==> flow/design.v (excerpt) <==
module axi_stream_insert_header #(
    parameter DATA_WD = 32,
    parameter DATA_BYTE_WD = DATA_WD / 8,
    parameter BYTE_CNT_WD = $clog2(DATA_BYTE_WD)
) (
    input clk,
    input rst_n,
    input valid_in,
    input [DATA_WD-1 : 0] data_in,
    input [DATA_BYTE_WD-1 : 0] keep_in,
    input last_in,
    output ready_in,
    output valid_out,
    output [DATA_WD-1 : 0] data_out,
    output [DATA_BYTE_WD-1 : 0] keep_out,
    output last_out,
    input ready_out,
    input valid_insert,
    input [DATA_WD-1 : 0] header_insert,
    input [DATA_BYTE_WD-1 : 0] keep_insert,
    input [BYTE_CNT_WD : 0] byte_insert_cnt,
    output ready_insert
);
Size: roughly 1,300 cells after synthesis.
make LEC_CHECK=0 CAP_MARGIN=20 CORE_MARGIN=2 CORE_UTILIZATION=33 PLACE_DENSITY=0.6 SLEW_MARGIN=20 finish   # period 7.52 ns
run.sh (not shown) runs the stock make flow with config.mk's settings and CLKGATE_MAP_FILE=.
Then changed:
- CORE_UTILIZATION: 33 -> 72
- PLACE_DENSITY: 0.6 -> unset
- SETUP_SLACK_MARGIN: unset -> -0.27
- clock period: 7.52 -> 3.53 ns (I/O delays scaled with it)
Effect:
- Now the flow finished but failed the layout checks on negative setup slack
- via count rises by about 16%
- total power rises by 140%
- global-route usage rises by 25 points
- clock power rises by about 110%
- wire length rises by about 3.7%
- hold slack degrades by 0.14 ns
- design area rises by 2.2%
- die size falls by 53%
- setup slack degrades by 2.5 ns
Then changed:
- ABC_AREA: unset -> 1
- CTS_CLUSTER_DIAMETER: unset -> 355
- CTS_CLUSTER_SIZE: unset -> 100
- PLACE_DENSITY: unset -> 0.38
- SETUP_SLACK_MARGIN: -0.27 -> unset
- clock period: 3.53 -> 1.56 ns (I/O delays scaled with it)
=> With this change the flow aborted during 4_1_cts on DPL-0038; area after synthesis grows by 7.6%; die size grows by 7.4%; synthesized cell count rose by 36%.
Then changed:
- ABC_AREA: 1 -> unset
- CORE_UTILIZATION: 72 -> 40
- CTS_CLUSTER_DIAMETER: 355 -> unset
- CTS_CLUSTER_SIZE: 100 -> unset
- PLACE_DENSITY: 0.38 -> 0.6
- clock period: 1.56 -> 7.44 ns (I/O delays scaled with it)
Effect: The changed run went through all stages and came out clean. Die area increases by 65%. Synthesized area fell by 7.1%. Synthesized cell count fell by 27%.
Then changed:
- ABC_AREA: unset -> 1
- CORE_UTILIZATION: 40 -> 68
- CTS_CLUSTER_SIZE: unset -> 98
- clock period: 7.44 -> 3.23 ns (I/O delays scaled with it)
This time the run completed and failed the layout checks on negative setup slack.
Worst hold slack loses 0.26 ns.
Via count grows by 26%.
Synthesized area increases by 7.6%.
Count of clock-buffer cells in the layout grows by 1.
Final cell count is higher by 20%.
Sequential share of layout area shrinks by 2.7 points.

* * *

juniper:
axi_stream_insert_header again, from the RTL that the note above started with.
Settings: LEC_CHECK=0, ABC_AREA=0, CAP_MARGIN=20, CELL_PAD_IN_SITES_GLOBAL_PLACEMENT=3, CORE_MARGIN=2, CORE_UTILIZATION=21, GPL_TIMING_DRIVEN=0, PLACE_DENSITY=0.9, SETUP_SLACK_MARGIN=1.02, SLEW_MARGIN=20, TNS_END_PERCENT=95; clock period 5.5 ns.
juniper ran to completion and came out clean on the timing, design-rule and antenna checks.
--- input diff juniper..delta ---
Settings: clearing TNS_END_PERCENT, which used to be 95; clearing GPL_TIMING_DRIVEN, which used to be 0; clearing ABC_AREA, which used to be 0; swapping 20 for 5 in CAP_MARGIN; putting MAX_ROUTING_LAYER at met4 where nothing was set; swapping 21 for 40 in CORE_UTILIZATION; putting HOLD_SLACK_MARGIN at 0.12 where nothing was set; clearing PLACE_DENSITY, which used to be 0.9; clearing SETUP_SLACK_MARGIN, which used to be 1.02; putting CELL_PAD_IN_SITES_DETAIL_PLACEMENT at 1 where nothing was set; putting CTS_CLUSTER_DIAMETER at 376 where nothing was set; swapping 3 for 1 in CELL_PAD_IN_SITES_GLOBAL_PLACEMENT.
### Flow results
Result: PASS for each of delta and juniper. Relative to juniper, design area has decreased by 5.6% in delta. Summary of delta over juniper: number of fillers in the final layout down 2581, routed length per instance now smaller, overall via count from detail_route lower.
Input-level comparison between umber and delta:
Settings: a deleted CTS_CLUSTER_DIAMETER that had been 376; a change of CAP_MARGIN from 5 to 20; an added TNS_END_PERCENT of 95; a deleted CELL_PAD_IN_SITES_DETAIL_PLACEMENT that had been 1; a deleted MAX_ROUTING_LAYER that had been met4; an added SETUP_SLACK_MARGIN of 1.02; a deleted HOLD_SLACK_MARGIN that had been 0.12; an added PLACE_DENSITY of 0.6; a change of CORE_UTILIZATION from 40 to 21; a deleted CELL_PAD_IN_SITES_GLOBAL_PLACEMENT that had been 1; an added ABC_AREA of 0.
==> results <==
Mean number of vias per cell for umber: 16% down relative to delta
A critical path endpoint of keep_out[0] is what delta shows, while keep_out[1] belongs to umber.
The number of well-tap cells placed in delta is 0.54 times that in umber.
Total power of umber is higher than that of delta.
For the cell resize tally after clock tree synthesis, umber came in 28 higher than delta did.
Against delta, via count of the first global-routing pass in umber fell by a few percent.
umber vs delta: total non-filler cell area in the finished layout up in umber
Compared delta against umber; reported sequential group power within noise.
For zinc, these inputs were changed with respect to umber:
Settings: ABC_AREA no longer set, was 0; CORE_UTILIZATION now 40, was 21; TNS_END_PERCENT no longer set, was 95; SETUP_SLACK_MARGIN no longer set, was 1.02.
## What came out
Lower final area goes to zinc over umber.
Measured against each other, umber and zinc differ in met3 routed wirelength, the higher figure coming from umber.
Of umber and zinc, umber shows the lower via density per instance, with zinc above it.

* * *

axi_stream_insert_header again, from the RTL that the note above started with.
clock: 3.54 ns
lec_check: 0
cap_margin: 30
core_margin: 2
core_utilization: 70
place_density: 0.6
slew_margin: 20
The starting point finished but fails on setup timing.
Change:
- CAP_MARGIN: 30 -> 20
- CORE_UTILIZATION: 70 -> 66
- clock period: 3.54 -> 4.29 ns (I/O delays scaled with it)
=> The changed run completed with no timing, DRC or antenna violations. Via count is lower by roughly a tenth. Routed wire length is lower by about a fifth. Utilization is lower by 9.7 points. Total power is lower by a quarter to a third. Die area is higher by a few percent. Combinational power is lower by a quarter to a third.
Change:
- CORE_UTILIZATION: 66 -> 63
- CTS_CLUSTER_DIAMETER: default -> 345
- CTS_CLUSTER_SIZE: default -> 17
- clock period: 4.29 -> 3.64 ns (I/O delays scaled with it)
After rerunning: The new run ran to the end with violations: setup timing. Final area climbs by 3.5%. Area after synthesis is unchanged. Wire length goes up by 3.8%.

* * *

## main
axi_stream_insert_header again, from the RTL that the note above started with.
## axi_stream_insert_header
module axi_stream_insert_header #(
    parameter DATA_WD = 32,
    parameter DATA_BYTE_WD = DATA_WD / 8,
    parameter BYTE_CNT_WD = $clog2(DATA_BYTE_WD)
) (
    input clk,
    input rst_n,
    input valid_in,
    input [DATA_WD-1 : 0] data_in,
    input [DATA_BYTE_WD-1 : 0] keep_in,
    input last_in,
    output ready_in,
    output valid_out,
    output [DATA_WD-1 : 0] data_out,
    output [DATA_BYTE_WD-1 : 0] keep_out,
    output last_out,
    input ready_out,
    input valid_insert,
    input [DATA_WD-1 : 0] header_insert,
    input [DATA_BYTE_WD-1 : 0] keep_insert,
    input [BYTE_CNT_WD : 0] byte_insert_cnt,
    output ready_insert
);
clock: 5.5 ns
lec_check: 0
abc_area: 1
cap_margin: 5
cell_pad_in_sites_detail_placement: 1
cell_pad_in_sites_global_placement: 3
core_margin: 2
core_utilization: 40
cts_cluster_diameter: 376
cts_cluster_size: 32
gpl_routability_driven: 0
gpl_timing_driven: 1
hold_slack_margin: 0.12
max_routing_layer: met5
place_density_lb_addon: 0.27
setup_slack_margin: -0.2
slew_margin: 5
tns_end_percent: 10
Seen in the log of main: FLW-0024 during 3_3_place_gp, after which the run never completed.
#### Input delta (the feature branch over main)
Settings: CAP_MARGIN changed from 5 to 20; CORE_UTILIZATION changed from 40 to 51; ABC_AREA removed (was 1); CELL_PAD_IN_SITES_DETAIL_PLACEMENT removed (was 1); CTS_CLUSTER_SIZE changed from 32 to 100; MAX_ROUTING_LAYER removed (was met5); SETUP_SLACK_MARGIN removed (was -0.2); PLACE_DENSITY_LB_ADDON removed (was 0.27); SLEW_MARGIN changed from 5 to 20; PLACE_DENSITY newly set to 0.6; HOLD_SLACK_MARGIN removed (was 0.12); CELL_PAD_IN_SITES_GLOBAL_PLACEMENT removed (was 3); CTS_CLUSTER_DIAMETER changed from 376 to 338; GPL_TIMING_DRIVEN removed (was 1); GPL_ROUTABILITY_DRIVEN removed (was 0); TNS_END_PERCENT removed (was 10).
==> comparison <==
- Diff main -> the feature branch: synthesized netlist net count moved down, xor/xnor share of the synthesized area climbed 0.82 points, synthesized chip area reported by yosys now smaller, post-synthesis adder-cell area fraction has increased.
- The total die size in the feature branch is 0.73 times that in main.
- Compared with main, in the feature branch area after synthesis lower; number of cell instances after yosys synthesis went down.
- Count of distinct cell types in the synthesized netlist (the feature branch vs. main) increases by more than half
- Looking at the reports, the feature branch completed the entire flow and the layout it produced met the timing, design-rule and antenna checks.

* * *

Setup of tundra:
The RTL this note starts from:
==> flow/design.v <==
module axi_stream_insert_header #(
    parameter DATA_WD = 32,
    parameter DATA_BYTE_WD = DATA_WD / 8,
    parameter BYTE_CNT_WD = $clog2(DATA_BYTE_WD)
) (
    input clk,
    input rst_n,
    input valid_in,
    input [DATA_WD-1 : 0] data_in,
    input [DATA_BYTE_WD-1 : 0] keep_in,
    input last_in,
    output ready_in,
    output valid_out,
    output [DATA_WD-1 : 0] data_out,
    output [DATA_BYTE_WD-1 : 0] keep_out,
    output last_out,
    input ready_out,
    input valid_insert,
    input [DATA_WD-1 : 0] header_insert,
    input [DATA_BYTE_WD-1 : 0] keep_insert,
    input [BYTE_CNT_WD : 0] byte_insert_cnt,
    output ready_insert
);
function [BYTE_CNT_WD:0]count_1;
    input [DATA_BYTE_WD-1:0] data_in;
    reg [BYTE_CNT_WD:0]cnt,n;
begin
    cnt=0;
    for (n=0;n<DATA_BYTE_WD; n=n+1) begin
        if(data_in[n])
            cnt = cnt+1'b1; 
            count_1 =cnt;
    end
end
endfunction
localparam IDEL = 4'b0001;
localparam HAEDER_INSERT = 4'b0010;
localparam WAIT = 4'b0100;
localparam IN_OUT = 4'b1000;
reg [3:0] current_state;
reg [3:0] next_state;
reg [BYTE_CNT_WD : 0] byte_insert_cnt_temp;
reg [DATA_BYTE_WD-1 : 0] keep_insert_temp;
reg [DATA_WD-1:0] mem [0:4];
reg [1:0] addr_in;
reg [1:0] addr_out;
reg[4:0] cnt_temp;
reg [DATA_BYTE_WD-1 : 0] keepin_last;
wire [BYTE_CNT_WD:0] keepin_last_count;
wire [4:0] out_cnt ;
reg [2*DATA_WD-1 : 0] data_out_reg;
reg [2*DATA_BYTE_WD-1 : 0] keep_out_reg;
reg last_out_reg;
reg [4:0]cnt_out_temp;
    assign keepin_last_count = count_1(keepin_last); 
    assign ready_in = (current_state == HAEDER_INSERT || current_state==IN_OUT)?1'b1:1'b0;
    assign ready_insert = (current_state == IDEL)?1'b1:1'b0;
    assign valid_out = (current_state == IN_OUT)?1'b1:1'b0;
    assign out_cnt = (keepin_last_count+byte_insert_cnt_temp>DATA_BYTE_WD)?cnt_temp+1'b1:cnt_temp; 
    always @(posedge clk or negedge rst_n) begin
        if(!rst_n)begin
            current_state <= IDEL;
        end else begin
            current_state <= next_state;
        end
    end
    always @(*) begin
        next_state = IDEL;
        case (current_state)
            IDEL:begin
                if(valid_insert && ready_insert) 
                    next_state = HAEDER_INSERT;
                else 
                    next_state = IDEL;     
            end
            HAEDER_INSERT:begin
                if(ready_out && addr_in == 2'd3) 
                    next_state = IN_OUT;
                else if(addr_in == 2'd3)
                    next_state = WAIT; 
                else
                    next_state = HAEDER_INSERT;     
            end
            WAIT:begin
                if(valid_in && ready_out) 
                    next_state = IN_OUT;
                else 
                    next_state = WAIT;     
            end
            IN_OUT:begin
                if(last_out) 
                    next_state = IDEL;
                else 
                    next_state = IN_OUT;     
            end
            default: next_state = IDEL;
        endcase    
    end
    always @(posedge clk or negedge rst_n) begin
        if(!rst_n)begin
            byte_insert_cnt_temp <= 'b0;
            keep_insert_temp <= 'b0;
        end else if(valid_insert && ready_insert) begin
            byte_insert_cnt_temp <= byte_insert_cnt; 
            keep_insert_temp <= keep_insert;
        end else begin
            byte_insert_cnt_temp <= byte_insert_cnt_temp;
            keep_insert_temp <= keep_insert_temp;
        end
    end
    integer k;
    always @(posedge clk or negedge rst_n) begin
        if(!rst_n)begin
            addr_in <= 2'd0;
            cnt_temp <= 5'b0;
            keepin_last <= 'b0; 
            for(k=0;k<=4;k=k+1) 
               mem[k] <= 32'b0;        
        end else if(valid_insert && ready_insert && addr_in==2'd0) begin 
            addr_in <= addr_in + 1'b1;
            mem[addr_in] <= header_insert;
            cnt_temp <= 5'b0;
            keepin_last <= 'b0;
        end else if (valid_in && ready_in && last_in) begin 
            addr_in <= addr_in + 1'b1;
            mem[addr_in] <= data_in;
            cnt_temp <= cnt_temp + 1'b1;
            keepin_last <= keep_in;
        end else if (valid_in && ready_in) begin 
            addr_in <= addr_in + 1'b1;
            mem[addr_in] <= data_in;
            cnt_temp <= cnt_temp + 1'b1;
            keepin_last <= keepin_last;
        end else begin
            addr_in <= addr_in;
            cnt_temp <= cnt_temp;
            keepin_last <= keepin_last;
        end
    end
    always @(posedge clk or negedge rst_n) begin
        if(!rst_n)begin
            data_out_reg <= 'b0;
            keep_out_reg <= 'b0;
            last_out_reg <= 1'b0;
            addr_out <= 'b0;
            cnt_out_temp <= 'b0;
        end else if((current_state==HAEDER_INSERT || current_state==WAIT) && next_state == IN_OUT) begin 
            data_out_reg <= {mem[addr_out],mem[addr_out+1]} << (DATA_BYTE_WD - byte_insert_cnt)*8;
            keep_out_reg <= {DATA_BYTE_WD{1'b1}};
            last_out_reg <= 1'b0;
            addr_out <= addr_out + 1'b1;
            cnt_out_temp <= cnt_out_temp+1'b1;
        end else if (valid_out && ready_out) begin
            data_out_reg <= {mem[addr_out],mem[addr_out+1]} << (DATA_BYTE_WD - byte_insert_cnt)*8; 
            addr_out <= addr_out + 1'b1;
            cnt_out_temp <= cnt_out_temp+1'b1;
            if (cnt_out_temp == out_cnt-1'b1) begin
            last_out_reg <= 1'b1;
            keep_out_reg <= {keep_insert_temp,keepin_last} << (DATA_BYTE_WD - byte_insert_cnt);            
            end else begin                                                                                                                                           
            last_out_reg <= 1'b0;
            keep_out_reg <= {DATA_BYTE_WD{1'b1}};               
            end
        end else begin
            data_out_reg <= data_out_reg;
            keep_out_reg <= keep_out_reg;
            last_out_reg <= 1'b0;
            addr_out <= 'b0;
            cnt_out_temp <= 'b0;
        end
    end
    assign data_out = data_out_reg[2*DATA_WD-1:DATA_WD];
    assign keep_out = (out_cnt == cnt_temp)?keep_out_reg[2*DATA_BYTE_WD-1:DATA_BYTE_WD]:keep_out_reg[DATA_BYTE_WD-1:0];
    assign last_out = last_out_reg;
endmodule
==> flow/config.mk <==
export PLATFORM = sky130hd
export DESIGN_NAME = axi_stream_insert_header
export DESIGN_NICKNAME = axi_stream_insert_header
export VERILOG_FILES = /design/flow/design.v
export SDC_FILE = /design/flow/constraint.sdc
export NUM_CORES = 4
export LEC_CHECK = 0
export ABC_AREA = 1
export CAP_MARGIN = 20
export CORE_MARGIN = 2
export CORE_UTILIZATION = 72
export CTS_CLUSTER_DIAMETER = 400
export CTS_CLUSTER_SIZE = 100
export PLACE_DENSITY_LB_ADDON = 0.01
export SLEW_MARGIN = 20
==> flow/constraint.sdc <==
create_clock -name core_clock -period 1.56 [get_ports {clk}]
set_input_delay 0.3120 -clock core_clock [delete_from_list [all_inputs] [get_ports {clk}]]
set_output_delay 0.3120 -clock core_clock [all_outputs]
set_load 0.01 [all_outputs]
In the summary table, tundra is marked failed, with error DPL-0038 raised in clock tree synthesis.
#### Input delta (fjord over tundra)
- clearing CTS_CLUSTER_SIZE, which used to be 100
- clearing ABC_AREA, which used to be 1
- swapping 72 for 40 in CORE_UTILIZATION
- clearing CTS_CLUSTER_DIAMETER, which used to be 400
- putting PLACE_DENSITY at 0.6 where nothing was set
- clearing PLACE_DENSITY_LB_ADDON, which used to be 0.01
- swapping 1.56 for 5.09 in the clock period (ns, I/O delays scaled along)
==> results <==
fjord against tundra; distinct cell type count after synthesis is up by more than half. When the final numbers for tundra and fjord were put side by side, the starting density of the core turned out to be greater in tundra. In summary, fjord completed successfully, with a layout that passed the timing, design-rule and antenna checks. Per the comparison of fjord with tundra, total placed instance area decreased 0.0020 mm^2, instance count of the mapped netlist decreased 27%, die height increased about 30%. Relative to tundra, the area fraction in compound gates after synthesis of fjord is higher by 9.1 points. Basic-gate share of the synthesized area counting and, or, nand and nor cells: fjord lower than tundra. Total nets after synthesis: lower on fjord.
Setup changes, fjord to onyx
- CORE_UTILIZATION: 40 -> 17
[summary]
- Re non-clock buffer instance count of the final layout: onyx and fjord aren't equal, and the lower value belongs to fjord.
- Re post-layout instance area: onyx is 4.3% up on fjord.
- onyx reports a higher fill cell instance count of the final layout than fjord does.
- Critical-path maximum fanout: onyx < fjord
- Taking fjord as 1.0, onyx lands at 1.16 on maximum VDD drop.
- From fjord to onyx the numbers moved as follows: sequential power higher, smallest setup slack after layout lower.
- onyx has routed length on met1 above what fjord had.
- Diff fjord -> onyx: switching power total went up by about 1%, worst setup timing slack at the placement stage fell by 48 ps.
What amber does differently from onyx at the input level:
- ABC_AREA: unset -> 1
- CORE_UTILIZATION: 17 -> 64
- SETUP_SLACK_MARGIN: unset -> 0.17
- the clock period (ns, I/O delays scaled along): 5.09 -> 4.05
[summary]
On amber: wire length is 11% lower than what onyx gave.
amber against onyx: fraction of power spent switching nets saw an increase, synthesis area per yosys saw an increase, core outline area saw a decrease, via count saw an increase.
In amber relative to onyx, area of the die had gone down by more than half.
diff inputs: amber => yarrow
- SETUP_SLACK_MARGIN: 0.17 -> unset
- PLACE_DENSITY: 0.6 -> 0.38
- CORE_UTILIZATION: 64 -> 72
- the clock period (ns, I/O delays scaled along): 4.05 -> 1.56
- yarrow did not make it past clock tree synthesis, where a tool error ended it.
- Summary of yarrow over amber: number of instances in the synthesized netlist held, die width went down 7.9 um, die area went down 0.0022 mm^2.
No activity file was given, so power comes from the tool's default toggle rates.
